==> flow/design.v <==
module single_stage_mult(clock, reset, 
                         product_in,  mplier_in,  mcand_in,  bmask_in,  inst_valid_in, dest_reg_in, NPC_in,
                         br_rec_en_1, br_rec_en_2, br_marker_1, br_marker_2, br_mispre_1, br_mispre_2,
                         product_out, mplier_out, mcand_out, bmask_out, inst_valid_out, dest_reg_out, NPC_out);
  input clock, reset, inst_valid_in;
  input [3:0]  bmask_in;
  input [63:0] product_in, mplier_in, mcand_in;
  input [5:0] dest_reg_in;
  input [63:0] NPC_in;
  input br_rec_en_1, br_rec_en_2;
  input [2:0] br_marker_1, br_marker_2;
  input br_mispre_1, br_mispre_2;
  output reg inst_valid_out;
  output reg [3:0]  bmask_out;
  output reg [63:0] mplier_out, mcand_out;
  output reg [5:0] dest_reg_out;
  output reg [63:0] NPC_out;
  output wire [63:0] product_out;
  reg  [63:0] prod_in_reg, partial_prod_reg;
  wire [63:0] partial_product, next_mplier, next_mcand;
  assign product_out = prod_in_reg + partial_prod_reg;
  assign partial_product = mplier_in[15:0] * mcand_in;
  assign next_mplier = {16'b0,mplier_in[63:16]};
  assign next_mcand = {mcand_in[47:0],16'b0};
  always @(posedge clock)
  begin
    prod_in_reg      <= product_in;
    partial_prod_reg <= partial_product;
    mplier_out       <= next_mplier;
    mcand_out        <= next_mcand;
  end
  reg next_inst_valid_out;
  reg [3:0] next_bmask_out;
  always@(*) begin
    next_inst_valid_out = inst_valid_in;
    next_bmask_out       = bmask_in;
    if( br_rec_en_1 & br_mispre_1 & bmask_in[br_marker_1] ) next_inst_valid_out = 0;
    else if( br_rec_en_2 & br_mispre_2 & bmask_in[br_marker_2] ) next_inst_valid_out = 0;
    if( br_rec_en_1 ) next_bmask_out[br_marker_1] = 0;
    if( br_rec_en_2 ) next_bmask_out[br_marker_2] = 0;
  end
  always@(posedge clock)
  begin
    if(reset) begin
      inst_valid_out <= 1'b0;
      bmask_out      <= 0;
      NPC_out        <= 0;
      dest_reg_out   <= 6'd31;
    end
    else begin
      inst_valid_out <= next_inst_valid_out;
      bmask_out      <= next_bmask_out;
      NPC_out        <= NPC_in;
      dest_reg_out   <= dest_reg_in;
    end
  end
endmodule
module eight_stage_mult(clock, reset,
                        mplier, mcand, bmask_in, inst_valid_in, dest_reg_in, NPC_in,
                        br_rec_en_1, br_rec_en_2, br_marker_1, br_marker_2, br_mispre_1, br_mispre_2,
                        bmask_out, product, inst_valid_out, dest_reg_out, NPC_out);
  input clock, reset, inst_valid_in;
  input [5:0] dest_reg_in;
  input [63:0] NPC_in;
  input [3:0]  bmask_in;
  input [63:0] mcand, mplier;
  input br_rec_en_1, br_rec_en_2;
  input [2:0] br_marker_1, br_marker_2;
  input br_mispre_1, br_mispre_2;
  output [3:0]  bmask_out;
  output [63:0] product;
  output inst_valid_out;
  output [5:0] dest_reg_out;
  output [63:0] NPC_out;
  wire [63:0] mcand_out, mplier_out;
  wire [(3*4) -1:0] internal_bmask;
  wire [(3*6) -1:0] internal_dest_reg;
  wire [(3*64)-1:0] internal_products, internal_mcands, internal_mpliers, internal_NPC;
  wire [(3*1)- 1:0] internal_inst_valid_outs;
  single_stage_mult mstage [3:0] 
    (.clock(clock),
     .reset(reset),
     .product_in({internal_products,64'h0}),
     .mplier_in({internal_mpliers,mplier}),
     .mcand_in({internal_mcands,mcand}),
     .bmask_in({internal_bmask, bmask_in}),
     .inst_valid_in({internal_inst_valid_outs,inst_valid_in}),
     .dest_reg_in({internal_dest_reg, dest_reg_in}),
     .NPC_in({internal_NPC, NPC_in}),
     .br_rec_en_1(br_rec_en_1),
     .br_rec_en_2(br_rec_en_2),
     .br_marker_1(br_marker_1),
     .br_marker_2(br_marker_2),
     .br_mispre_1(br_mispre_1),
     .br_mispre_2(br_mispre_2),
     .product_out({product,internal_products}),
     .mplier_out({mplier_out,internal_mpliers}),
     .mcand_out({mcand_out,internal_mcands}),
     .bmask_out({bmask_out, internal_bmask}),
     .inst_valid_out({inst_valid_out,internal_inst_valid_outs}),
     .dest_reg_out({dest_reg_out, internal_dest_reg}),
     .NPC_out({NPC_out, internal_NPC})
    );
endmodule
==> flow/run.sh <==
#!/bin/bash
# the make line also repeats each setting of config.mk as NAME=value (left out here)
make -C /OpenROAD-flow-scripts/flow DESIGN_CONFIG=/design/flow/config.mk WORK_HOME=/design/flow/orfs CLKGATE_MAP_FILE= finish
==> flow/config.mk <==
export PLATFORM = sky130hd
export DESIGN_NAME = eight_stage_mult
export DESIGN_NICKNAME = eight_stage_mult
export VERILOG_FILES = /design/flow/design.v
export SDC_FILE = /design/flow/constraint.sdc
export NUM_CORES = 4
export LEC_CHECK = 0
export ABC_AREA = 1
export CAP_MARGIN = 20
export CORE_MARGIN = 2
export CORE_UTILIZATION = 66
export HOLD_SLACK_MARGIN = 0.27
export PLACE_DENSITY = 0.6
export SETUP_SLACK_MARGIN = 0.61
export SLEW_MARGIN = 20
==> flow/constraint.sdc <==
create_clock -name core_clock -period 3.5 [get_ports {clock}]
set_input_delay 0.7000 -clock core_clock [delete_from_list [all_inputs] [get_ports {clock}]]
set_output_delay 0.7000 -clock core_clock [all_outputs]
set_load 0.01 [all_outputs]
==> run notes, run 1 <==
Implementation results. The cell-mix breakdown from Yosys lists the adder-cell area share as 0.421. Number of H-tree branching levels landed at 3. Total global-route track usage over all layers is 0.909. I/O pin count landed at 354. Maximum root-to-sink buffer count landed at 3. Final weighted congestion in routability-driven placement landed at 1.04. Looking at area per cell type in the netlist, the leader is sky130_fd_sc_hd__fa_1.

Portion of synthesized cell area occupied by the leading cell type landed at 0.367. Synthesized-area fraction occupied by and/or/nand/nor cells landed at 0.171. Net count of the mapped netlist landed at 13710.

After floorplanning, the core was divided into 136 placement rows. Standard cell core area landed at 137000 sq um. The placement stage leaves a total instance area of 108000 sq um.

Note, the detailed placer reported a final HPWL of 256000 um. The share of the core area taken by cells at floorplan is 0.663. Total instance count after detailed placement landed at 14225. Horizontal die dimension landed at 375 um.

Instance tally after logic synthesis landed at 11435. Recorded from the global router log, the overflow total was 2913. Xor/xnor cell area share of the yosys netlist landed at 0.0241. CTS added clock buffers totalling 88. Number of synthesis warnings landed at 1. Die area landed at 141000 sq um. The synthesis report names the predominant flop master as sky130_fd_sc_hd__dfxtp_1.

The flow did not finish. The average instance in the mapped netlist occupies 7.95 sq um. Counting flops and latches in the post-synthesis netlist gives 844. Number of distinct standard cells referenced by the synthesized netlist landed at 54. After synthesis, the most frequently instantiated cells are sky130_fd_sc_hd__inv_1 (3127), sky130_fd_sc_hd__nand2_1 (2879), sky130_fd_sc_hd__fa_1 (1667), sky130_fd_sc_hd__dfxtp_1 (844), sky130_fd_sc_hd__nor2_1 (630).

Area fraction in mux cells landed at 0. The first error in the log reads "[ERROR GRT-0232] Routing congestion too high. Check the congestion heatmap in the GUI". Per the CTS log, the root buffer master is sky130_fd_sc_hd__clkbuf_16. Yosys mapped a number of flops with a built-in enable equal to 0. The die is 375 um tall. Per Yosys stat, the portion of area used by sequential elements is 0.186.

Number of port buffers landed at 353. Per the synth stats, the proportion of register bits with asynchronous set or reset is 0. The flow stopped in 5_1_grt. Area figure in the yosys stat output landed at 90900 sq um. For this design, Yosys synthesis ends with a cell count of 11435. In the post-synthesis netlist, the cell with the most instances is sky130_fd_sc_hd__inv_1. After synthesis, the cell types taking the most area are sky130_fd_sc_hd__fa_1 (37%), sky130_fd_sc_hd__dfxtp_1 (19%), sky130_fd_sc_hd__inv_1 (13%).

Before CTS, the worst setup slack after placement is -3400 ps. Compound-cell area share of the yosys netlist landed at 0.0435. Yosys shows that the main logic family after synthesis is adder cells.

Netlist area before placement landed at 90900 sq um. Number of sinks handled by clock tree synthesis landed at 844.
per-layer routing:
layer	GRT usage	overflow
met1	0.868	99
met4	0.963	873
met5	0.616	18
met3	0.808	159
met2	1.04	1764
repair_timing:
item                                    4_1_cts
hold endpoints to repair                      1
hold buffers                                  1
endpoints found under the setup margin      159
gates cloned                                 41
setup buffers                               306
pin swaps                                   515
resized                                    1308
==> run 2, diff against run 1 <==
- ABC_AREA: 1 -> default
- CORE_UTILIZATION: 66 -> 40
- HOLD_SLACK_MARGIN: 0.27 -> default
- SETUP_SLACK_MARGIN: 0.61 -> default
- clock period: 3.5 -> 8.44 ns (I/O delays scaled with it)
==> run notes, run 2 <==
The implementation run finished. Height of the chip landed at 464 um (+24%). The number of synthesized flops with an enable pin came to 0 (unchanged). First-pass iteration count of the detailed router landed at 6.

The total instance count after detailed placement is 12117 (-15%). Maximum number of pins on one net before global-route repair landed at 132. The tightest min-delay check is of the flip-flop to flip-flop type. The root buffer cell chosen for the clock tree is sky130_fd_sc_hd__clkbuf_16. Non-filler instance count after layout landed at 12305.

Effective utilization at floorplan landed at 0.403 (-0.259). The die area was 216000 sq um (+53%). The maximum root-to-sink buffer count is 3 (unchanged).

Endpoints with negative setup slack in the final report add up to 0. The endpoint of the worst hold path is reported as mstage[1].prod_in_reg[18]. The initial antenna violation count came to 19. Per the STA report, the cell with the highest stage delay on the worst path is sky130_fd_sc_hd__clkdlybuf4s50_1. The compound-cell area share of the yosys netlist is 0.0480 (+0.00452).

In this run the maximum-capacitance check reported violations numbering 0. The horizontal die dimension came to 464 um (+24%). Adder-cell area share of the yosys netlist landed at 0.452 (+0.0303). In this run the most critical hold path is launched from mstage[0].partial_prod_reg[18]. Looking at the worst setup and hold paths, the clock pins of their registers show a slew of 60 ps.

The standard cell core area is 210000 sq um (+53%). In the setup report, the worst path falls into the class primary input to flip-flop. Signal arrival time at the worst endpoint landed at 8740 ps. Across all layers, the routed design uses 60868 vias. Per STA, the library cell used most along the worst path is sky130_fd_sc_hd__fa_1. The launch point of the worst register-to-register path is recorded as mstage[0].mplier_out[4].

According to the timing report, the critical path is launched from mcand[9]. Xor/xnor cell area share of the yosys netlist landed at 0.0350 (+0.0109).

Worst clock skew landed at 87.4 ps. STA lists the maximum fanout along the critical path as 8. After synthesis, the most frequently instantiated cells are sky130_fd_sc_hd__inv_1 (1867), sky130_fd_sc_hd__fa_1 (1667), sky130_fd_sc_hd__nand2_1 (1542), sky130_fd_sc_hd__dfxtp_1 (844), sky130_fd_sc_hd__and2_1 (658).

Total half-perimeter wirelength after legalization and detailed placement landed at 194000 um (-24%). Setup repair after global routing left no endpoint under its margin.

The number of global-route vias before repair came to 66539. Number of synthesis warnings landed at 1 (unchanged). Netlist area before placement landed at 84800 sq um (-6.7%).

Final net count landed at 11688. The total setup buffers inserted after CTS was 0 (-100%). The clock reaches the later pin of the worst-skew pair after 760 ps. The final weighted congestion in routability-driven placement came to 0.947 (-9.2%). The violation tally recorded at the end of detailed-routing iteration 0 is 3976. The final timing summary puts the cycle share of the worst path at 0.959. The worst setup path is captured at a flip-flop. Number of sinks handled by clock tree synthesis landed at 844 (unchanged). According to the timing report, the data required time at the worst endpoint equals 9090 ps.

Summing over the stages, the warning tally comes to 35. The number of H-tree branching levels is 3 (unchanged). The area figure in the yosys stat output came to 84800 sq um (-6.7%).

The average instance area after synthesis is 9.40 sq um (+18%). Number of cell instances after yosys synthesis landed at 9018 (-21%). The number of port buffers came to 353 (unchanged).

STA classifies the critical path startpoint as a primary input. Floorplan row count landed at 168 (+24%). Sum of buffers and inverters on the critical path landed at 7. Depth of the worst register-to-register path landed at 24. The instance tally after logic synthesis came to 9018 (-21%).

Checking max transition, the worst relative margin is 0.286. The register bit count reported by yosys is 844 (unchanged). On the critical path the largest part of the delay comes from adder cells.

For this run, the leading register cell type out of synthesis is sky130_fd_sc_hd__dfxtp_1. In the synthesized netlist, the dominant kind of combinational cell is adder cells. The number of distinct standard cells referenced by the synthesized netlist was 80 (+48%). In the routed design, unresolved DRC markers number 0.

Number of cells on the critical path landed at 26. I/O pin count landed at 354 (unchanged). Final wirelength landed at 243000 um. Area fraction in mux cells landed at 0.00213 (+0.00213). For the pin with the worst max-slew slack, the measured transition is 1070 ps. The number of hold buffers added after cts was 0 (-1). Proportion of synthesized flip-flops having asynchronous set or reset landed at 0 (unchanged).

Mean routed wirelength per cell landed at 19.7 um. Hold-check failures listed in the final report amount to 0.

The run finished with no timing, DRC or antenna violations. Global routing finished with a remaining overflow of 0. For the worst reg-to-reg path, the endpoint reported by OpenROAD is mstage[1].partial_prod_reg[60]. Delay contributed by the slowest stage of the critical path landed at 620 ps. Register-to-register path setup slack landed at 410 ps.

The most common cell in the synthesized netlist is sky130_fd_sc_hd__inv_1. Yosys attributes the largest share of cell area to sky130_fd_sc_hd__fa_1 (39%), sky130_fd_sc_hd__dfxtp_1 (20%), sky130_fd_sc_hd__inv_1 (8.3%). The critical path ends at mstage[0].partial_prod_reg[63].

The net count of the mapped netlist is 11293 (-18%). Final max-slew violation count landed at 0. The synthesized-area fraction occupied by and/or/nand/nor cells was 0.159 (-0.0118). Cell depth of the worst min-delay path landed at 0.

In the routed layout, each cell is associated on average with a via count of 4.95. Once layout is complete, the utilization of the core stands at 0.461. The smallest clock period supported by the final layout is computed as 8090 ps. TritonCTS built the clock tree.

Overall routing resource usage recorded by global route was 0.229. Global-route wire length before repair landed at 383000 um. Fmax landed at 0.124 GHz. Portion of synthesized cell area occupied by the leading cell type landed at 0.394 (+0.0264). Summed over all instances, the cell type with the most area after synthesis is sky130_fd_sc_hd__fa_1.

Area growth from synthesis to final layout landed at 14.3%. Register share after synthesis landed at 0.199 (+0.0134). The detail route stage leaves a number of antenna-violating nets equal to 0. Number of CTS-inserted buffers landed at 99 (+13%).
-- run 2: layout make-up --
| class | count | area, sq um |
|---|---|---|
| Fill cell | 20158 | 113000 |
| Multi-Input combinational cell | 5853 | 59000 |
| Sequential cell | 844 | 16900 |
| Inverter | 1868 | 7010 |
| Timing Repair Buffer | 747 | 6940 |
| Tap cell | 2805 | 3510 |
| Clock buffer | 128 | 2740 |
| Clock inverter | 53 | 818 |
| Antenna cell | 7 | 17.5 |
-- run 2: what timing repair did --
item	CTS	global route
endpoints found under the setup margin	0	1
endpoints found under the hold margin	0	0
resized	0	1
-- run 2: stage by stage --
step	setup WS, ps	hold slack [ps]	TNS [ps]	cell area [sq um]
after floorplan	351	310	0	84800
after global placement	-353	312	-2710	93400
after detailed placement	-408	312	-3500	93400
after CTS	394	270	0	96900
after global routing	2.74	282	0	96900
final	348	262	0	96900
-- run 2: layer usage --
metal / vias to the layer above / part of all wire / global-route usage
met4: 18 / 0.035 / 0.0746
met1: 31004 / 0.41 / 0.298
li1: 27152 / - / -
met2: 2233 / 0.48 / 0.385
met3: 461 / 0.073 / 0.0435
met5: - / 0.00044 / 0
==> run 3, diff against run 2 <==
- ABC_AREA: default -> 0
- CAP_MARGIN: 20 -> 30
- CORE_ASPECT_RATIO: default -> 0.84
- CORE_MARGIN: 2 -> 6
- CORE_UTILIZATION: 40 -> 34
- GPL_ROUTABILITY_DRIVEN: default -> 1
- PLACE_DENSITY: 0.6 -> default
- PLACE_DENSITY_LB_ADDON: default -> 0.06
- TNS_END_PERCENT: default -> 35
- clock period: 8.44 -> 7.01 ns (I/O delays scaled with it)
==> run notes, run 3 <==
The implementation run finished. The tally of max-capacitance violations was 0 (unchanged). Residual antenna-violating net count after detailed routing landed at 0 (unchanged). The smallest setup slack after layout came to -54.4 ps (-402 ps). The run finished, with violations left. The cell depth of the worst min-delay path is 0 (unchanged).

Looking at the reg2reg group, the worst path ends at mstage[1].partial_prod_reg[63]. The final net count was 12263 (+4.9%). Net count of the mapped netlist landed at 11293 (unchanged).

The synthesized-area fraction occupied by and/or/nand/nor cells came to 0.159 (unchanged). Number of H-tree branching levels landed at 3 (unchanged). Final wirelength landed at 274000 um (+13%). The signal arrival time at the worst endpoint is 7730 ps (-1010 ps).

The transition time at the pin with the least slew margin came to 1140 ps (+67.8 ps). The worst hold path terminates at mstage[1].prod_in_reg[35].

Per STA, the endpoint of the critical path is mstage[0].partial_prod_reg[48]. The maximum root-to-sink buffer count was 3 (unchanged).

The total global routing overflow came to 0 (unchanged). The number of synthesized flops with an enable pin is 0 (unchanged). The largest driver fanout on the critical path came to 9 (+1). The effective utilization at floorplan was 0.343 (-0.0603).

The horizontal die dimension was 557 um (+20%). The proportion of synthesized flip-flops having asynchronous set or reset is 0 (unchanged). First-pass iteration count of the detailed router landed at 5 (-1).

The main area contributors are sky130_fd_sc_hd__fa_1 (39%), sky130_fd_sc_hd__dfxtp_1 (20%), sky130_fd_sc_hd__inv_1 (8.3%). The worst setup path is launched from a primary input. The worst setup path is of the primary input to flip-flop kind. Portion of synthesized cell area occupied by the leading cell type landed at 0.394 (unchanged).

The number of remaining DRC errors was 0 (unchanged). The highest clock rate this design can be run at is 0.142 GHz. Adder-cell area share of the yosys netlist landed at 0.452 (unchanged). The path class of the tightest hold or removal check is flip-flop to flip-flop. The final number of hold-violating endpoints was 0 (unchanged).

The data required time at the worst endpoint is 7680 ps (-1410 ps). The area fraction in mux cells is 0.00213 (unchanged). The sum of negative setup slack was -54.4 ps (-54.4 ps). TritonCTS built the clock tree.

Mean number of vias per cell landed at 4.60 (-7.1%). The sum of met3 wire segment lengths after detailed routing came to 12700 um (-28%). Wire length on met1 landed at 127000 um (+27%). The number of setup violations in the final report came to 1 (+1). The final standard cell area without fillers was 105000 sq um (+8.4%).

Looking at hold timing, the worst path starts from mstage[0].partial_prod_reg[35]. Number of port buffers landed at 353 (unchanged). The number of distinct standard cells referenced by the synthesized netlist came to 80 (unchanged).

The height of the chip is 470 um (+1.1%). Delay contributed by the slowest stage of the critical path landed at 550 ps (-70 ps). Sorting the synthesis cell report by count puts at the top sky130_fd_sc_hd__inv_1. Non-filler instance count after layout landed at 13370 (+8.7%). Area after detailed placement landed at 98100 sq um (+5.1%). Register share after synthesis landed at 0.199 (unchanged). The worst clock skew is 50.8 ps (-36.6 ps). STA classifies the critical path endpoint as a flip-flop. Looking at the reg2reg group, the worst path starts from mstage[0].mcand_out[29].

Final weighted congestion in routability-driven placement landed at 0.876 (-7.5%). On the critical path, the stage with the largest delay is an instance of sky130_fd_sc_hd__fa_2. The floorplan row count came to 167 (-0.60%). Register-to-register path setup slack landed at 100 ps (-310 ps). In the synthesized netlist the dominant register cell turns out to be sky130_fd_sc_hd__dfxtp_1. The depth of the worst register-to-register path was 25 (+4.2%). The total instance count after detailed placement is 13035 (+7.6%). The compound-cell area share of the yosys netlist is 0.0480 (unchanged).

The number of sinks handled by clock tree synthesis was 844 (unchanged). The ratio of final minimum period to clock period is 1.01 (+0.0490). Initial DRC count landed at 3282 (-17%). Global-route wire length before repair landed at 419000 um (+9.4%). Wire length on met2 landed at 128000 um (+11%).

Setup repair after global routing could not meet its margin everywhere. Sum of buffers and inverters on the critical path landed at 9 (+2). The layout checks failed on setup timing. Number of cell instances after yosys synthesis landed at 9018 (unchanged). Die area landed at 262000 sq um (+21%).

Insertion delay to the later sink of the worst-skew pair landed at 750 ps (about the same). The mean routed wirelength per cell came to 20.5 um (+4.1%). Setup slack after placement landed at -1490 ps (-1080 ps). The instance tally after logic synthesis is 9018 (unchanged). The register bit count reported by yosys came to 844 (unchanged). The average instance area after synthesis came to 9.40 sq um (unchanged). Standard cell core area landed at 247000 sq um (+18%). Initial antenna violation count landed at 17 (-2). Area growth from synthesis to final layout landed at 23.9%. The number of cells on the critical path is 28 (+7.7%). The launch point of the critical path was reported as mplier[1].

The global-route usage over all layers came to 0.209 (-0.0208). In this run the clock root is driven by a sky130_fd_sc_hd__clkbuf_16.

Netlist area before placement landed at 84800 sq um (unchanged). Grouping stages by cell kind, the critical path spends the most delay in adder cells. Number of global-route vias before repair landed at 67428 (+1.3%).

The area figure in the yosys stat output is 84800 sq um (unchanged). The I/O pin count is 354 (unchanged).

The worst slew margin relative to its limit is 0.242 (-0.0442). Sorting the Yosys area breakdown by cell type puts at the top sky130_fd_sc_hd__fa_1. Among the non-sequential cells, adder cells take the most area.

Number of vias in the routed layout landed at 61444 (+0.95%). Signal routing reaches up to met5. Clock input transition at the sequential cells of the worst setup and hold paths landed at 60 ps (about the same).

Number of synthesis warnings landed at 1 (unchanged). Final worst hold slack landed at 318 ps (+56.0 ps). Number of warning messages in the logs landed at 38 (+8.6%). The xor/xnor cell area share of the yosys netlist came to 0.0350 (unchanged).

The final design utilization came to 0.425 (-0.0362). The number of hold buffers added after cts is 0 (unchanged). The worst path in the final design needs a cycle of 7060 ps, including I/O delays and setup. The number of CTS-inserted buffers is 97 (-2.0%). By count the netlist is led by sky130_fd_sc_hd__inv_1 (1867), sky130_fd_sc_hd__fa_1 (1667), sky130_fd_sc_hd__nand2_1 (1542), sky130_fd_sc_hd__dfxtp_1 (844), sky130_fd_sc_hd__and2_1 (658).

Maximum number of pins on one net before global-route repair landed at 233 (+77%). Final max-slew violation count landed at 0 (unchanged). The total half-perimeter wirelength after legalization and detailed placement came to 222000 um (+14%).
## run 3: per-layer routing
layer	track usage	up-vias
met5	0	-
met4	0.0406	10
met3	0.0280	265
met2	0.347	1326
met1	0.293	31520
li1	-	28323
## run 3: what timing repair did
action / 4_1_cts / 5_1_grt
setup buffers: 52 / 82
cloned: 11 / 14
pin swaps: 63 / 169
endpoints found under the setup margin: 47 / 31
resized: 220 / 391
hold endpoints to repair: 0 / 0
## run 3: cell type report
cell class | count | area, sq um
fillers | 24259 | 142000
well taps | 3295 | 4120
repair buffers | 1324 | 13200
flip-flops and latches | 844 | 16900
multi-input cells | 5853 | 60400
clock inverters | 46 | 621
diodes | 9 | 22.5
clock buffers | 131 | 2790
inverters | 1868 | 7010
==> run 4, diff against run 3 <==
- ABC_AREA: 0 -> default
- CAP_MARGIN: 30 -> 20
- CORE_ASPECT_RATIO: 0.84 -> default
- CORE_MARGIN: 6 -> 2
- CORE_UTILIZATION: 34 -> 70
- CTS_CLUSTER_SIZE: default -> 36
- GPL_ROUTABILITY_DRIVEN: 1 -> default
- PLACE_DENSITY_LB_ADDON: 0.06 -> default
- TNS_END_PERCENT: 35 -> default
- clock period: 7.01 -> 6.68 ns (I/O delays scaled with it)
==> run notes, run 4 <==
The implementation run finished. The clock input transition at the sequential cells of the worst setup and hold paths came to 60 ps (about the same). The transition time at the pin with the least slew margin was 1090 ps (-48.8 ps). The setup slack after placement came to -1490 ps (-1.43 ps).

The startpoint identified for the worst hold timing path is mstage[0].mplier_out[39]. The most frequently used library cell after synthesis is sky130_fd_sc_hd__inv_1. Height of the chip landed at 352 um (-25%). The number of distinct standard cells referenced by the synthesized netlist was 80 (unchanged). The tally of max-capacitance violations came to 0 (unchanged).

Sorting the Yosys area breakdown by cell type puts at the top sky130_fd_sc_hd__fa_1. Synthesized-area fraction occupied by and/or/nand/nor cells landed at 0.159 (unchanged). The initial antenna violation count was 6 (-11). The global routing stage identified its most utilized layer as met2. Signal arrival time at the worst endpoint landed at 7630 ps (-100 ps). Area after detailed placement landed at 95100 sq um (-3.1%). Area figure in the yosys stat output landed at 84800 sq um (unchanged). Delay contributed by the slowest stage of the critical path landed at 550 ps (about the same). The number of setup violations in the final report came to 25 (+24). Netlist area before placement landed at 84800 sq um (unchanged). STA classifies the critical path endpoint as a flip-flop.

Ratio of final minimum period to clock period landed at 1.05 (+0.0399). Mean number of vias per cell landed at 5.65 (+23%). Worst clock skew landed at 66.5 ps (+15.7 ps). Number of synthesized flops with an enable pin landed at 0 (unchanged).

The fraction of met3 tracks used by global routing was 0.0875 (+0.0594). The final net count came to 12296 (+0.27%). Register bit count reported by yosys landed at 844 (unchanged).

According to the timing report, the critical path is captured at mstage[0].partial_prod_reg[57]. Number of sinks handled by clock tree synthesis landed at 844 (unchanged). The depth of the worst register-to-register path was 28 (+12%).

The number of CTS-inserted buffers came to 86 (-11%). The total half-perimeter wirelength after legalization and detailed placement came to 179000 um (-19%). Number of port buffers landed at 353 (unchanged). The timing report shows the most common cell along the critical path to be sky130_fd_sc_hd__fa_1.

The number of hold buffers added after cts was 0 (unchanged). Compound-cell area share of the yosys netlist landed at 0.0480 (unchanged). The maximum root-to-sink buffer count was 3 (unchanged). Non-filler instance count after layout landed at 11712 (-12%). The number of global-route vias before repair came to 71321 (+5.8%). Proportion of synthesized flip-flops having asynchronous set or reset landed at 0 (unchanged). The final number of hold-violating endpoints was 0 (unchanged). I/O pin count landed at 354 (unchanged).

Yosys reports that the most numerous cell types are sky130_fd_sc_hd__inv_1 (1867), sky130_fd_sc_hd__fa_1 (1667), sky130_fd_sc_hd__nand2_1 (1542), sky130_fd_sc_hd__dfxtp_1 (844), sky130_fd_sc_hd__and2_1 (658). Number of synthesis warnings landed at 1 (unchanged). The maximum number of pins on one net before global-route repair was 136 (-42%). In this run the clock root is driven by a sky130_fd_sc_hd__clkbuf_16. The net count of the mapped netlist was 11293 (unchanged). TritonCTS built the clock tree.

The total global routing overflow came to 0 (unchanged). Global-route usage over all layers landed at 0.385 (+0.177). The largest driver fanout on the critical path came to 6 (-3). The worst slew margin relative to its limit was 0.268 (+0.0263). Number of cell instances after yosys synthesis landed at 9018 (unchanged).

The layout checks failed on setup timing. The floorplan row count came to 127 (-24%). Register share after synthesis landed at 0.199 (unchanged). The adder-cell area share of the yosys netlist came to 0.452 (unchanged).

Average instance area after synthesis landed at 9.40 sq um (unchanged). Final standard cell area without fillers landed at 104000 sq um (-1.4%). The path with the worst hold slack has its endpoint at mstage[1].mplier_out[23]. The global-route wire length before repair is 374000 um (-11%). Data required time at the worst endpoint landed at 7320 ps (-360 ps). First-pass iteration count of the detailed router landed at 9 (+4). The die area is 124000 sq um (-53%).

Fmax landed at 0.143 GHz. The cell depth of the worst min-delay path was 0 (unchanged).

The horizontal die dimension is 352 um (-37%). The met2 usage came to 0.649 (+0.302). Initial DRC count landed at 5967 (+82%).

Total instance count after detailed placement landed at 11299 (-13%). In this run the critical register-to-register path is launched from mstage[0].mcand_out[21]. The flow ran to the end, but the layout failed its checks. The mean routed wirelength per cell is 21.0 um (+2.2%). The final timing report derives a shortest allowable period of 7000 ps.

The area fraction in mux cells was 0.00213 (unchanged). The final worst hold slack came to 319 ps (+1.48 ps). STA classifies the critical path startpoint as a primary input.

The register-to-register path setup slack was -220 ps (-320 ps). Portion of synthesized cell area occupied by the leading cell type landed at 0.394 (unchanged). The number of remaining DRC errors came to 0 (unchanged).

The most critical min-delay path falls under flip-flop to flip-flop. Number of H-tree branching levels landed at 3 (unchanged). For this run, the leading register cell type out of synthesis is sky130_fd_sc_hd__dfxtp_1.

Yosys attributes the largest share of cell area to sky130_fd_sc_hd__fa_1 (39%), sky130_fd_sc_hd__dfxtp_1 (20%), sky130_fd_sc_hd__inv_1 (8.3%). Insertion delay to the later sink of the worst-skew pair landed at 730 ps (-20 ps). The critical path is of the primary input to flip-flop type. The final wirelength was 246000 um (-10%). The number of vias in the routed layout is 66208 (+7.8%). The capture point of the worst register-to-register path is recorded as mstage[1].partial_prod_reg[63]. The met1 routing resource usage after global routing was 0.470 (+0.177). The number of cells on the critical path is 27 (-3.6%). Standard cell core area landed at 120000 sq um (-51%). The final weighted congestion in routability-driven placement came to 0.978 (+12%).

The kind of cell with the highest combined delay along the critical path is adder cells. The final max-slew violation count came to 0 (unchanged). Area growth from synthesis to final layout landed at 22.2%. Residual antenna-violating net count after detailed routing landed at 0 (unchanged).

Instance tally after logic synthesis landed at 9018 (unchanged). The final design utilization is 0.863 (+0.438). The number of warning messages in the logs was 40 (+5.3%).

Smallest setup slack after layout landed at -318 ps (-264 ps). The sum of buffers and inverters on the critical path came to 10 (+1). The number of filler instances in the final layout was 6218 (-74%).

The xor/xnor cell area share of the yosys netlist is 0.0350 (unchanged). Grouping non-sequential cells by family puts the most area in adder cells. The largest individual stage delay along the critical path comes from the cell sky130_fd_sc_hd__fa_1. The effective utilization at floorplan is 0.707 (+0.364).

Setup repair after global routing could not meet its margin everywhere. The critical path starts at mcand[36].
## run 4: layout make-up
type	count	area, sq um	share of cell area
Clock inverter	47	682	0.00658
Inverter	1868	7010	0.0677
Timing Repair Buffer	1368	13200	0.128
Tap cell	1612	2020	0.0195
Sequential cell	844	17000	0.164
Clock buffer	113	2460	0.0238
Multi-Input combinational cell	5853	61200	0.591
Antenna cell	7	17.5	0.000169
## run 4: per-stage QoR
stage	setup TNS (ps)
2_1_floorplan	-4530
3_3_place_gp	-43570
3_5_place_dp	-48940
4_1_cts	-1050
5_1_grt	-8030
6_report	-3810
## run 4: timing repair
action                     in CTS  in global routing
pin swaps                     249                292
setup endpoints to repair      46                 52
cloned                         13                 12
resized                       530                474
setup buffers                 156                 89
## run 4: metal layers
layer,up-vias,wire [um]
met5,-,0
met4,0,16400
met3,1152,25300
met2,3901,119000
met1,32735,84900
li1,28420,-
==> run 5, diff against run 4 <==
- CORE_UTILIZATION: 70 -> 58
- CTS_CLUSTER_SIZE: 36 -> default
- SETUP_SLACK_MARGIN: default -> 1.77
==> run notes, run 5 <==
The implementation run finished. The flow ran to the end, but the layout failed its checks. A clean result was blocked by setup timing. The mean routed wirelength per cell came to 20.1 um (-4.2%).

The global-route wire length before repair came to 378000 um (+1.2%). The worst setup path is captured at a flip-flop. The maximum number of pins on one net before global-route repair was 155 (+14%).

Insertion delay to the later sink of the worst-skew pair landed at 730 ps (about the same). The data required time at the worst endpoint is 7270 ps (-50 ps). For this design, the slowest cell found on the critical path is sky130_fd_sc_hd__fa_1.

Initial DRC count landed at 4010 (-33%). In this design, the critical path's most frequently occurring cell is sky130_fd_sc_hd__fa_1. The worst setup path is launched from a primary input. The register-to-register path setup slack came to -50 ps (+170 ps). The initial antenna violation count came to 11 (+5). Number of H-tree branching levels landed at 3 (unchanged).

Per the synthesis report, the dominant area consumer among library cells is sky130_fd_sc_hd__fa_1. The shortest clock period the worst path allows after layout came to 6970 ps (-24.8 ps). The depth of the worst register-to-register path came to 28 (unchanged).

Total half-perimeter wirelength after legalization and detailed placement landed at 192000 um (+7.2%). Number of CTS-inserted buffers landed at 89 (+3.5%).

Standard cell core area landed at 145000 sq um (+21%). Portion of synthesized cell area occupied by the leading cell type landed at 0.394 (unchanged). The number of filler instances in the final layout came to 10997 (+77%). Area growth from synthesis to final layout landed at 24.4%.

Worst clock skew landed at 77.6 ps (+11.0 ps). Total area of multi-input combinational cells landed at 61700 sq um (+0.86%). Synthesized-area fraction occupied by and/or/nand/nor cells landed at 0.159 (unchanged).

The number of distinct standard cells referenced by the synthesized netlist came to 80 (unchanged). Tally of max-capacitance violations landed at 0 (unchanged). The signal arrival time at the worst endpoint is 7560 ps (-70 ps). The proportion of synthesized flip-flops having asynchronous set or reset came to 0 (unchanged). Transition time at the pin with the least slew margin landed at 1160 ps (+72.2 ps). The worst register-to-register path ends at mstage[1].partial_prod_reg[63].

The final standard cell area without fillers was 105000 sq um (+1.8%). The area fraction in mux cells was 0.00213 (unchanged). The commonest register cell is sky130_fd_sc_hd__dfxtp_1.

Fmax landed at 0.143 GHz (+0.36%). The sum of negative setup slack is -2590 ps (+1210 ps). Sum of buffers and inverters on the critical path landed at 7 (-3). Final design utilization landed at 0.725 (-0.138). Ratio of final minimum period to clock period landed at 1.04 (-0.00372). The total global routing overflow is 0 (unchanged). In this design, the largest share of critical-path delay is due to adder cells.

Adder-cell area share of the yosys netlist landed at 0.452 (unchanged). Cell depth of the worst min-delay path landed at 0 (unchanged). Die area landed at 149000 sq um (+20%). STA reports the tightest min-delay check as being of type flip-flop to flip-flop.

Netlist area before placement landed at 84800 sq um (unchanged). The critical path ends at mstage[0].partial_prod_reg[40]. The final max-slew violation count was 0 (unchanged).

The final net count was 12384 (+0.72%). Setup slack after placement landed at -1530 ps (-39.0 ps). Setup repair after global routing could not meet its margin everywhere.

Area after detailed placement landed at 96700 sq um (+1.7%). Mean number of vias per cell landed at 5.24 (-7.2%). Effective utilization at floorplan landed at 0.583 (-0.124). Number of vias in the routed layout landed at 63459 (-4.2%). The smallest setup slack after layout was -294 ps (+24.8 ps). In the synthesized netlist, the cells that appear most often are sky130_fd_sc_hd__inv_1 (1867), sky130_fd_sc_hd__fa_1 (1667), sky130_fd_sc_hd__nand2_1 (1542), sky130_fd_sc_hd__dfxtp_1 (844), sky130_fd_sc_hd__and2_1 (658). Register share after synthesis landed at 0.199 (unchanged). The maximum root-to-sink buffer count is 3 (unchanged). Number of synthesized flops with an enable pin landed at 0 (unchanged). Per the timing report, the most critical flop-to-flop path originates at mstage[0].mcand_out[25].

In the synthesized netlist, the dominant kind of combinational cell is adder cells. The number of warning messages in the logs is 43 (+7.5%). Global-route usage over all layers landed at 0.331 (-0.0540). The net count of the mapped netlist came to 11293 (unchanged). Area figure in the yosys stat output landed at 84800 sq um (unchanged). Final wirelength landed at 243000 um (-1.0%). STA lists the startpoint of the worst hold path as mstage[1].prod_in_reg[8].

Number of cells on the critical path landed at 25 (-7.4%). The final weighted congestion in routability-driven placement came to 0.988 (+1.1%). By area the synthesized netlist is led by sky130_fd_sc_hd__fa_1 (39%), sky130_fd_sc_hd__dfxtp_1 (20%), sky130_fd_sc_hd__inv_1 (8.3%). TritonCTS built the clock tree. Average instance area after synthesis landed at 9.40 sq um (unchanged). The number of port buffers came to 353 (unchanged). I/O pin count landed at 354 (unchanged). Number of global-route vias before repair landed at 67850 (-4.9%). The final number of hold-violating endpoints came to 0 (unchanged).

The clock input transition at the sequential cells of the worst setup and hold paths is 60 ps (about the same). The height of the chip came to 386 um (+9.7%). Sorting the synthesis cell report by count puts at the top sky130_fd_sc_hd__inv_1. Largest driver fanout on the critical path landed at 5 (-1). The non-filler instance count after layout came to 12102 (+3.3%). The area taken by flip-flops and latches came to 17000 sq um (+0.24%). The worst slew margin relative to its limit was 0.226 (-0.0419). Compound-cell area share of the yosys netlist landed at 0.0480 (unchanged). The number of remaining DRC errors is 0 (unchanged). The instance tally after logic synthesis was 9018 (unchanged). Number of setup violations in the final report landed at 18 (-28%). The number of hold buffers added after cts came to 0 (unchanged). The tree is rooted in a sky130_fd_sc_hd__clkbuf_16. Residual antenna-violating net count after detailed routing landed at 0 (unchanged).

Horizontal die dimension landed at 386 um (+9.7%). For hold timing, the worst endpoint is mstage[2].prod_in_reg[8]. Final worst hold slack landed at 293 ps (-26.2 ps). Xor/xnor cell area share of the yosys netlist landed at 0.0350 (unchanged). The floorplan row count was 140 (+10%). The critical path in this run is classified as primary input to flip-flop. Delay contributed by the slowest stage of the critical path landed at 560 ps (about the same).

The number of sinks handled by clock tree synthesis was 844 (unchanged). Total instance count after detailed placement landed at 11691 (+3.5%). Number of cell instances after yosys synthesis landed at 9018 (unchanged). The critical path starts at mplier[5]. The register bit count reported by yosys came to 844 (unchanged). The number of synthesis warnings was 1 (unchanged). First-pass iteration count of the detailed router landed at 6 (-3).
run 5: layout make-up:
cell class | count | area share
diodes | 2 | 0.0000475
clock buffers | 116 | 0.0228
clock inverters | 49 | 0.00616
inverters | 1868 | 0.0665
multi-input cells | 5853 | 0.585
flip-flops and latches | 844 | 0.161
well taps | 1917 | 0.0227
repair buffers | 1453 | 0.135
run 5: what timing repair did:
item | 4_1_cts | 5_1_grt
pin swaps | 308 | 321
resized | 605 | 390
buffers inserted | 153 | 65
gates cloned | 21 | 5
setup endpoints to repair | 128 | 130
run 5: layer usage:
metal | track usage | vias to the layer above | wire length, um
li1 | - | 28556 | -
met3 | 0.0758 | 539 | 19500
met2 | 0.559 | 2289 | 119000
met5 | 0 | - | 69
met4 | 0.124 | 10 | 10400
met1 | 0.415 | 32065 | 94400
==> run 6, diff against run 5 <==
- CORE_ASPECT_RATIO: default -> 0.71
- CORE_UTILIZATION: 58 -> 61
- HOLD_SLACK_MARGIN: default -> 0.3
- SETUP_SLACK_MARGIN: 1.77 -> 1.21
- clock period: 6.68 -> 5.41 ns (I/O delays scaled with it)
==> run notes, run 6 <==
The implementation run finished. The flow ran to the end, but the layout failed its checks. The run did not pass the layout checks because of setup timing. The die area is 142000 sq um (-4.8%).

The total instance count after detailed placement was 11788 (+0.83%). Number of hold buffers added after cts landed at 0 (unchanged). From synthesis to final layout, the design area changed by 25.6%. The I/O pin count was 354 (unchanged). The worst slew margin relative to its limit was 0.302 (+0.0752). Fmax landed at 0.146 GHz. The tally of max-capacitance violations is 0 (unchanged). Area fraction in mux cells landed at 0.00213 (unchanged).

Number of warning messages in the logs landed at 43 (unchanged). Sum of buffers and inverters on the critical path landed at 7 (unchanged). Setup repair after global routing could not meet its margin everywhere. The worst setup path is of the primary input to flip-flop kind. The depth of the worst register-to-register path is 23 (-18%). The sum of negative setup slack is -73250 ps (-70650 ps). Number of cell instances after yosys synthesis landed at 9018 (unchanged). The worst setup path is launched from a primary input. Met1 routing resource usage after global routing landed at 0.533 (+0.118). The area figure in the yosys stat output was 84800 sq um (unchanged). Cell depth of the worst min-delay path landed at 0 (unchanged). Register share after synthesis landed at 0.199 (unchanged). The signal arrival time at the worst endpoint came to 7420 ps (-140 ps).

The standard cell core area was 138000 sq um (-4.9%). The proportion of synthesized flip-flops having asynchronous set or reset is 0 (unchanged). Delay contributed by the slowest stage of the critical path landed at 590 ps (+30 ps). Looking at the gate-level netlist, the highest instance count belongs to sky130_fd_sc_hd__inv_1.

Worst clock skew landed at 52.2 ps (-25.4 ps). Synthesized-area fraction occupied by and/or/nand/nor cells landed at 0.159 (unchanged). The launch point of the worst min-delay path is recorded as mstage[0].partial_prod_reg[53]. Final weighted congestion in routability-driven placement landed at 0.954 (-3.5%).

The global-route usage over all layers is 0.365 (+0.0343). The residual antenna-violating net count after detailed routing is 0 (unchanged). Insertion delay to the later sink of the worst-skew pair landed at 740 ps (about the same).

Portion of synthesized cell area occupied by the leading cell type landed at 0.394 (unchanged). The slowest stage of the critical path is the sky130_fd_sc_hd__fa_2 cell. Number of synthesized flops with an enable pin landed at 0 (unchanged).

Instance tally after logic synthesis landed at 9018 (unchanged). Mean routed wirelength per cell landed at 20.9 um (+3.9%). The register bit count reported by yosys is 844 (unchanged). Data required time at the worst endpoint landed at 5980 ps (-1290 ps). The number of remaining DRC errors came to 0 (unchanged).

Number of distinct standard cells referenced by the synthesized netlist landed at 80 (unchanged). The met2 usage is 0.540 (-0.0192). Number of port buffers landed at 353 (unchanged). By area the synthesized netlist is led by sky130_fd_sc_hd__fa_1 (39%), sky130_fd_sc_hd__dfxtp_1 (20%), sky130_fd_sc_hd__inv_1 (8.3%). The fraction of met3 tracks used by global routing is 0.0968 (+0.0210). Number of synthesis warnings landed at 1 (unchanged). The effective utilization at floorplan was 0.613 (+0.0300).

The register-to-register path setup slack is -1410 ps (-1360 ps). The number of CTS-inserted buffers is 84 (-5.6%). Per the timing report, the most critical flop-to-flop path originates at mstage[0].mcand_out[24]. The mean number of vias per cell is 5.35 (+2.1%).

Xor/xnor cell area share of the yosys netlist landed at 0.0350 (unchanged). The ratio of final minimum period to clock period was 1.26 (+0.221). Horizontal die dimension landed at 446 um (+16%). The final worst hold slack is 320 ps (+27.6 ps). STA shows the worst min-delay path finishing at mstage[1].prod_in_reg[53].

The maximum root-to-sink buffer count was 3 (unchanged). The timing report shows the most common cell along the critical path to be sky130_fd_sc_hd__fa_1. Global-route wire length before repair landed at 397000 um (+5.0%).

Initial antenna violation count landed at 10 (-1). The number of H-tree branching levels came to 3 (unchanged). Of all cell types, the one taking the most synthesized area is sky130_fd_sc_hd__fa_1. Among cell families on the critical path, the largest total delay comes from adder cells. CTS placed an instance of sky130_fd_sc_hd__clkbuf_16 at the clock tree root. TritonCTS built the clock tree. Floorplan row count landed at 115 (-18%). The number of global-route vias before repair was 69257 (+2.1%). The layer flagged by global routing as most heavily used is met2. Maximum number of pins on one net before global-route repair landed at 163 (+5.2%).

Final net count landed at 12484 (+0.81%). OpenSTA lists the critical path startpoint as mcand[5]. For reference, the critical path is captured by mstage[0].partial_prod_reg[48].

The number of cells on the critical path was 26 (+4.0%). The height of the chip came to 318 um (-18%). For the worst reg-to-reg path, the endpoint reported by OpenROAD is mstage[1].partial_prod_reg[63]. The first-pass iteration count of the detailed router was 5 (-1). The total global routing overflow is 0 (unchanged). The non-filler instance count after layout was 12154 (+0.43%). Number of vias in the routed layout landed at 65042 (+2.5%). The transition time at the pin with the least slew margin came to 1020 ps (-139 ps). The number of sinks handled by clock tree synthesis is 844 (unchanged). Per the synth stats, the flop cell with the highest instance count is sky130_fd_sc_hd__dfxtp_1.

After synthesis, the largest family of logic cells by area is adder cells. Largest driver fanout on the critical path landed at 5 (unchanged). Number of setup violations in the final report landed at 97 (+79). Shortest clock period the worst path allows after layout landed at 6840 ps. Net count of the mapped netlist landed at 11293 (unchanged). The final wirelength is 254000 um (+4.4%). Adder-cell area share of the yosys netlist landed at 0.452 (unchanged).

The initial DRC count came to 5978 (+49%). The min-delay analysis places its worst path in the category flip-flop to flip-flop. The worst setup path is captured at a flip-flop. Final number of hold-violating endpoints landed at 0 (unchanged). The final max-slew violation count came to 0 (unchanged). Compound-cell area share of the yosys netlist landed at 0.0480 (unchanged).

The netlist area before placement was 84800 sq um (unchanged). The total half-perimeter wirelength after legalization and detailed placement is 200000 um (+4.2%). The clock input transition at the sequential cells of the worst setup and hold paths was 70 ps (about the same). The smallest setup slack after layout came to -1430 ps (-1140 ps). Counting instances in the post-synthesis netlist gives the leading cell types as sky130_fd_sc_hd__inv_1 (1867), sky130_fd_sc_hd__fa_1 (1667), sky130_fd_sc_hd__nand2_1 (1542), sky130_fd_sc_hd__dfxtp_1 (844), sky130_fd_sc_hd__and2_1 (658). The average instance area after synthesis was 9.40 sq um (unchanged).
==> run 6: routing by layer <==
| metal | vias to the layer above | part of all wire |
|---|---|---|
| met5 | - | 0.00020 |
| met3 | 469 | 0.11 |
| met2 | 3168 | 0.43 |
| li1 | 28758 | - |
| met4 | 8 | 0.034 |
| met1 | 32639 | 0.42 |
==> run 6: what timing repair did <==
item	4_1_cts	5_1_grt
gates cloned	17	1
hold endpoints to repair	0	0
gates resized	623	305
setup endpoints to repair	141	144
buffers inserted	144	45
pin swaps	264	188
==> run 6: final cells by class <==
| type | instances | area, sq um |
|---|---|---|
| multi-input cells | 5853 | 62200 |
| diodes | 5 | 12.5 |
| inverters | 1868 | 7010 |
| fillers | 9397 | 31800 |
| flip-flops and latches | 844 | 17000 |
| well taps | 1872 | 2340 |
| clock inverters | 48 | 687 |
| repair buffers | 1558 | 14900 |
| clock buffers | 106 | 2300 |
==> run 6: metrics by stage <==
stage / util / setup WS (ps) / instance area (sq um)
floorplan: - / -1470 / 87100
global placement: 0.710 / -2550 / 98200
detailed placement: 0.710 / -2700 / 98200
CTS: 0.758 / -1370 / 105000
global route: 0.770 / -1540 / 106000
finish: 0.770 / -1430 / 106000
==> run 7, diff against run 6 <==
- CORE_ASPECT_RATIO: 0.71 -> default
- CORE_UTILIZATION: 61 -> 72
- HOLD_SLACK_MARGIN: 0.3 -> default
- PLACE_DENSITY: default -> 0.67
- SETUP_SLACK_MARGIN: 1.21 -> default
- clock period: 5.41 -> 7.34 ns (I/O delays scaled with it)
==> run notes, run 7 <==
The implementation run finished. The run finished with no timing, DRC or antenna violations. Net count of the mapped netlist landed at 11293 (unchanged). Final max-slew violation count landed at 0 (unchanged). The cell depth of the worst min-delay path was 0 (unchanged). The sum of negative setup slack came to 0 ps (+73250 ps). The register share after synthesis is 0.199 (unchanged). Among all stages on the critical path, the largest delay is contributed by sky130_fd_sc_hd__fa_1.

The area fraction in mux cells came to 0.00213 (unchanged). For reference, the most critical setup path is categorized as primary input to flip-flop.

The synthesized-area fraction occupied by and/or/nand/nor cells was 0.159 (unchanged). Sum of buffers and inverters on the critical path landed at 9 (+2). According to the timing report, the critical path is captured at mstage[0].partial_prod_reg[54]. TritonCTS built the clock tree. Shortest clock period the worst path allows after layout landed at 7230 ps. The maximum number of pins on one net before global-route repair came to 142 (-13%). The path with the worst hold slack has its endpoint at mstage[1].prod_in_reg[18]. Number of port buffers landed at 353 (unchanged). Area figure in the yosys stat output landed at 84800 sq um (unchanged).

sky130_fd_sc_hd__inv_1 is the most common cell in the netlist. Between the synthesized netlist and the finished layout, the area growth was recorded as 15.1%. The number of distinct standard cells referenced by the synthesized netlist came to 80 (unchanged).

The biggest area contributor in the post-synthesis netlist is sky130_fd_sc_hd__fa_1. Number of H-tree branching levels landed at 3 (unchanged). The depth of the worst register-to-register path came to 25 (+8.7%). Register bit count reported by yosys landed at 844 (unchanged). Number of setup violations in the final report landed at 0 (-100%). The number of remaining DRC errors was 0 (unchanged).

The number of CTS-inserted buffers is 87 (+3.6%). Looking at hold timing, the worst path starts from mstage[0].partial_prod_reg[18]. Global-route wire length before repair landed at 357000 um (-10%). The horizontal die dimension came to 347 um (-22%). Average instance area after synthesis landed at 9.40 sq um (unchanged). Setup repair after global routing could not meet its margin everywhere. In this design, the largest share of critical-path delay is due to adder cells.

Final net count landed at 11916 (-4.5%). The mean routed wirelength per cell was 19.9 um (-4.6%). Counting stages on the worst path, the most repeated cell is sky130_fd_sc_hd__fa_1.

The total global routing overflow came to 0 (unchanged). Largest driver fanout on the critical path landed at 8 (+3). The mean number of vias per cell is 5.62 (+5.0%). Standard cell core area landed at 117000 sq um (-16%). The adder-cell area share of the yosys netlist came to 0.452 (unchanged). Number of hold buffers added after cts landed at 0 (unchanged). Final wirelength landed at 224000 um (-12%). For reference, the top logic cell family by area is adder cells. The worst setup path is captured at a flip-flop. The final number of hold-violating endpoints came to 0 (unchanged). Fmax landed at 0.138 GHz. The first-pass iteration count of the detailed router was 6 (+1). Delay contributed by the slowest stage of the critical path landed at 560 ps (-30 ps). The number of synthesis warnings is 1 (unchanged). Tally of max-capacitance violations landed at 0 (unchanged). Insertion delay to the later sink of the worst-skew pair landed at 720 ps (-20 ps).

The effective utilization at floorplan was 0.728 (+0.114). The data required time at the worst endpoint is 7940 ps (+1960 ps). The ratio of final minimum period to clock period was 0.985 (-0.280). The global-route usage over all layers was 0.380 (+0.0141). The initial DRC count is 4755 (-20%).

Total half-perimeter wirelength after legalization and detailed placement landed at 176000 um (-12%). The register-to-register path setup slack is 170 ps (+1580 ps).

Clock input transition at the sequential cells of the worst setup and hold paths landed at 70 ps (about the same). Netlist area before placement landed at 84800 sq um (unchanged). The signal arrival time at the worst endpoint is 7830 ps (+410 ps).

The compound-cell area share of the yosys netlist is 0.0480 (unchanged). Transition time at the pin with the least slew margin landed at 1090 ps (+65.9 ps). Number of vias in the routed layout landed at 63122 (-3.0%). For the worst reg-to-reg path, the startpoint reported by OpenROAD is mstage[0].mplier_out[1].

The initial antenna violation count came to 7 (-3). The commonest register cell is sky130_fd_sc_hd__dfxtp_1. The worst clock skew was 61.9 ps (+9.66 ps).

STA classifies the critical path startpoint as a primary input. The I/O pin count is 354 (unchanged). Number of cells on the critical path landed at 25 (-3.8%).

Number of global-route vias before repair landed at 69153 (-0.15%). Worst slew margin relative to its limit landed at 0.270 (-0.0319). Xor/xnor cell area share of the yosys netlist landed at 0.0350 (unchanged). The tree is rooted in a sky130_fd_sc_hd__clkbuf_16.

Die area landed at 121000 sq um (-15%). Number of synthesized flops with an enable pin landed at 0 (unchanged). The worst hold path belongs to the class flip-flop to flip-flop.

By count the netlist is led by sky130_fd_sc_hd__inv_1 (1867), sky130_fd_sc_hd__fa_1 (1667), sky130_fd_sc_hd__nand2_1 (1542), sky130_fd_sc_hd__dfxtp_1 (844), sky130_fd_sc_hd__and2_1 (658). The proportion of synthesized flip-flops having asynchronous set or reset was 0 (unchanged). The instance tally after logic synthesis is 9018 (unchanged). STA lists the endpoint of the worst register-to-register path as mstage[1].partial_prod_reg[63]. The maximum root-to-sink buffer count was 3 (unchanged). Number of warning messages in the logs landed at 39 (-9.3%).

Residual antenna-violating net count after detailed routing landed at 0 (unchanged). The floorplan row count came to 125 (+8.7%). The main area contributors are sky130_fd_sc_hd__fa_1 (39%), sky130_fd_sc_hd__dfxtp_1 (20%), sky130_fd_sc_hd__inv_1 (8.3%). Number of cell instances after yosys synthesis landed at 9018 (unchanged). The height of the chip came to 347 um (+9.1%).

Final weighted congestion in routability-driven placement landed at 0.968 (+1.5%). The most critical setup path has its startpoint at mcand[34]. The portion of synthesized cell area occupied by the leading cell type is 0.394 (unchanged).

Number of sinks handled by clock tree synthesis landed at 844 (unchanged).
## run 7: through the flow
stage	setup slack, ps	std cells	area (sq um)	hold WS [ps]	utilization
floorplan	0.484	9018	85000	310	-
global placement	-958	11018	93200	311	0.800
detailed placement	-1030	11018	93200	312	0.800
CTS	-24.8	11183	96400	315	0.827
global route	-60.9	11235	97600	313	0.838
finish	110	11237	97600	317	0.838
## run 7: what timing repair did
item | in CTS | in global routing
buffers inserted | 6 | 46
cloned | 2 | 5
endpoints found under the setup margin | 16 | 30
pin swaps | 25 | 123
gates resized | 42 | 220
## run 7: metal layers
layer / GRT usage / wire [um] / up-vias / share of wire
li1: - / - / 27617 / -
met1: 0.466 / 80900 / 31369 / 0.36
met2: 0.639 / 109000 / 3320 / 0.48
met3: 0.0885 / 22400 / 812 / 0.10
met4: 0.175 / 12000 / 4 / 0.054
met5: 0 / 34 / - / 0.00015
## run 7: layout make-up
class | count | area [sq um]
Antenna cell | 4 | 10.0
Clock buffer | 113 | 2400
Clock inverter | 44 | 599
Fill cell | 6712 | 18900
Inverter | 1868 | 7010
Multi-Input combinational cell | 5853 | 59700
Sequential cell | 844 | 16900
Tap cell | 1524 | 1910
Timing Repair Buffer | 987 | 9030
==> run 8, diff against run 7 <==
- CAP_MARGIN: 20 -> 5
- CTS_CLUSTER_DIAMETER: default -> 317
- CTS_CLUSTER_SIZE: default -> 34
- PLACE_DENSITY: 0.67 -> 0.65
- SETUP_SLACK_MARGIN: default -> 1.72
- clock period: 7.34 -> 6.04 ns (I/O delays scaled with it)
==> run notes, run 8 <==
Implementation results. Effective utilization at floorplan landed at 0.728 (unchanged). The total half-perimeter wirelength after legalization and detailed placement was 191000 um (+8.4%). Looking at the gate-level netlist, the highest instance count belongs to sky130_fd_sc_hd__inv_1. The compound-cell area share of the yosys netlist came to 0.0480 (unchanged). Sorting the synthesized cells by area gives the leading types as sky130_fd_sc_hd__fa_1 (39%), sky130_fd_sc_hd__dfxtp_1 (20%), sky130_fd_sc_hd__inv_1 (8.3%). The area after detailed placement came to 97000 sq um (+4.2%). The register bit count reported by yosys was 844 (unchanged). The area figure in the yosys stat output was 84800 sq um (unchanged). Number of H-tree branching levels landed at 1 (-2).

The net count of the mapped netlist is 11293 (unchanged). Final weighted congestion in routability-driven placement landed at 1.04 (+7.3%). Number of sinks handled by clock tree synthesis landed at 844 (unchanged). The portion of synthesized cell area occupied by the leading cell type was 0.394 (unchanged). Standard cell core area landed at 117000 sq um (unchanged).

The I/O pin count was 354 (unchanged). The cell sitting at the root of the clock tree is a sky130_fd_sc_hd__clkbuf_16. Number of CTS-inserted buffers landed at 28 (-68%). Horizontal die dimension landed at 347 um (unchanged). The run stopped with a tool error. Sorting the Yosys area breakdown by cell type puts at the top sky130_fd_sc_hd__fa_1. Netlist area before placement landed at 84800 sq um (unchanged).

Number of port buffers landed at 353 (unchanged). The number of hold buffers added after cts came to 0 (unchanged). The number of synthesized flops with an enable pin is 0 (unchanged). The proportion of synthesized flip-flops having asynchronous set or reset was 0 (unchanged).

The instance tally after logic synthesis was 9018 (unchanged). The floorplan row count is 125 (unchanged). The flow stopped in 5_1_grt. Die area landed at 121000 sq um (unchanged). The average instance area after synthesis was 9.40 sq um (unchanged). Height of the chip landed at 347 um (unchanged). Number of synthesis warnings landed at 1 (unchanged). The area fraction in mux cells came to 0.00213 (unchanged). The total instance count after detailed placement came to 11389 (+3.4%). The maximum root-to-sink buffer count is 3 (unchanged). The synthesized-area fraction occupied by and/or/nand/nor cells came to 0.159 (unchanged). Number of cell instances after yosys synthesis landed at 9018 (unchanged).

After synthesis, the largest family of logic cells by area is adder cells. The register share after synthesis came to 0.199 (unchanged). By count the netlist is led by sky130_fd_sc_hd__inv_1 (1867), sky130_fd_sc_hd__fa_1 (1667), sky130_fd_sc_hd__nand2_1 (1542), sky130_fd_sc_hd__dfxtp_1 (844), sky130_fd_sc_hd__and2_1 (658). The adder-cell area share of the yosys netlist was 0.452 (unchanged). The xor/xnor cell area share of the yosys netlist was 0.0350 (unchanged). The number of distinct standard cells referenced by the synthesized netlist came to 80 (unchanged).

Per the synth stats, the flop cell with the highest instance count is sky130_fd_sc_hd__dfxtp_1. The setup slack after placement came to -2080 ps (-1050 ps).
## run 8: what timing repair did
item	4_1_cts
setup buffers	204
gates cloned	33
setup endpoints to repair	141
resized	759
pin swaps	353
## run 8: stage by stage
step                      TNS, ps  hold WS [ps]
after floorplan            -21680           310
after detailed placement   -87060           312
after CTS                  -21330           327
after global placement     -80490           311
==> run 9, diff against run 8 <==
- ABC_AREA: default -> 0
- CAP_MARGIN: 5 -> 20
- CELL_PAD_IN_SITES_DETAIL_PLACEMENT: default -> 2
- CORE_MARGIN: 2 -> 3
- CORE_UTILIZATION: 72 -> 40
- CTS_CLUSTER_DIAMETER: 317 -> default
- CTS_CLUSTER_SIZE: 34 -> 84
- GPL_ROUTABILITY_DRIVEN: default -> 0
- GPL_TIMING_DRIVEN: default -> 0
- MAX_ROUTING_LAYER: default -> met5
- MIN_ROUTING_LAYER: default -> met2
- PLACE_DENSITY: 0.65 -> default
- SETUP_SLACK_MARGIN: 1.72 -> default
- SLEW_MARGIN: 20 -> 40
- clock period: 6.04 -> 10.3 ns (I/O delays scaled with it)
==> run notes, run 9 <==
Implementation results. Number of cell instances after yosys synthesis landed at 9018 (unchanged). The compound-cell area share of the yosys netlist came to 0.0480 (unchanged). The area fraction in mux cells was 0.00213 (unchanged).

Looking at the gate-level netlist, the highest instance count belongs to sky130_fd_sc_hd__inv_1. The number of synthesized flops with an enable pin is 0 (unchanged). The synthesized-area fraction occupied by and/or/nand/nor cells is 0.159 (unchanged). Horizontal die dimension landed at 466 um (+34%).

Global-route usage over all layers landed at 0.773. Net count of the mapped netlist landed at 11293 (unchanged). The maximum root-to-sink buffer count came to 3 (unchanged). Portion of synthesized cell area occupied by the leading cell type landed at 0.394 (unchanged). The I/O pin count was 354 (unchanged). The height of the chip is 466 um (+34%). The floorplan row count was 168 (+34%).

The number of sinks handled by clock tree synthesis came to 844 (unchanged). Register bit count reported by yosys landed at 844 (unchanged). Number of H-tree branching levels landed at 3 (+2).

Number of CTS-inserted buffers landed at 100 (+260%). The average instance area after synthesis came to 9.40 sq um (unchanged). The number of port buffers is 341 (-3.4%). The die area was 217000 sq um (+80%). Total global routing overflow landed at 1483. The standard cell core area came to 210000 sq um (+80%). The xor/xnor cell area share of the yosys netlist came to 0.0350 (unchanged). Area figure in the yosys stat output landed at 84800 sq um (unchanged). Instance tally after logic synthesis landed at 9018 (unchanged). The flow did not finish.

The register share after synthesis was 0.199 (unchanged). Effective utilization at floorplan landed at 0.403 (-0.324). The largest total area in the synthesized netlist belongs to sky130_fd_sc_hd__fa_1.

The run ended at 5_1_grt. In this run the clock root is driven by a sky130_fd_sc_hd__clkbuf_16. Netlist area before placement landed at 84800 sq um (unchanged). The proportion of synthesized flip-flops having asynchronous set or reset is 0 (unchanged).

The total half-perimeter wirelength after legalization and detailed placement was 358000 um (+88%). The number of hold buffers added after cts came to 0 (unchanged). The setup slack after placement came to -2020 ps (+61.7 ps). The tool reported: "[ERROR GRT-0116] Global routing finished with congestion. Check the congestion regions in the DRC Viewer". After synthesis, the most frequently instantiated cells are sky130_fd_sc_hd__inv_1 (1867), sky130_fd_sc_hd__fa_1 (1667), sky130_fd_sc_hd__nand2_1 (1542), sky130_fd_sc_hd__dfxtp_1 (844), sky130_fd_sc_hd__and2_1 (658). Number of distinct standard cells referenced by the synthesized netlist landed at 80 (unchanged). By area, the combinational part of the netlist is dominated by adder cells. The synthesis report lists the most area-consuming cells as sky130_fd_sc_hd__fa_1 (39%), sky130_fd_sc_hd__dfxtp_1 (20%), sky130_fd_sc_hd__inv_1 (8.3%). Among all flip-flop cells after synthesis, the most frequent one is sky130_fd_sc_hd__dfxtp_1. Adder-cell area share of the yosys netlist landed at 0.452 (unchanged). The number of synthesis warnings was 1 (unchanged).
==> run 9: routing by layer <==
layer,overflow,global-route usage
met1,-,-
met2,409,0.804
met5,130,0.596
met3,549,0.806
met4,395,0.691
==> run 9: repair_timing <==
action / 4_1_cts
setup buffers: 1
setup endpoints to repair: 18
resized: 70
pin swaps: 1
==> run 9: through the flow <==
stage,area [sq um],cells
after detailed placement,91800,12166
after floorplan,84800,9018
after CTS,95600,12353
after global placement,91700,12164
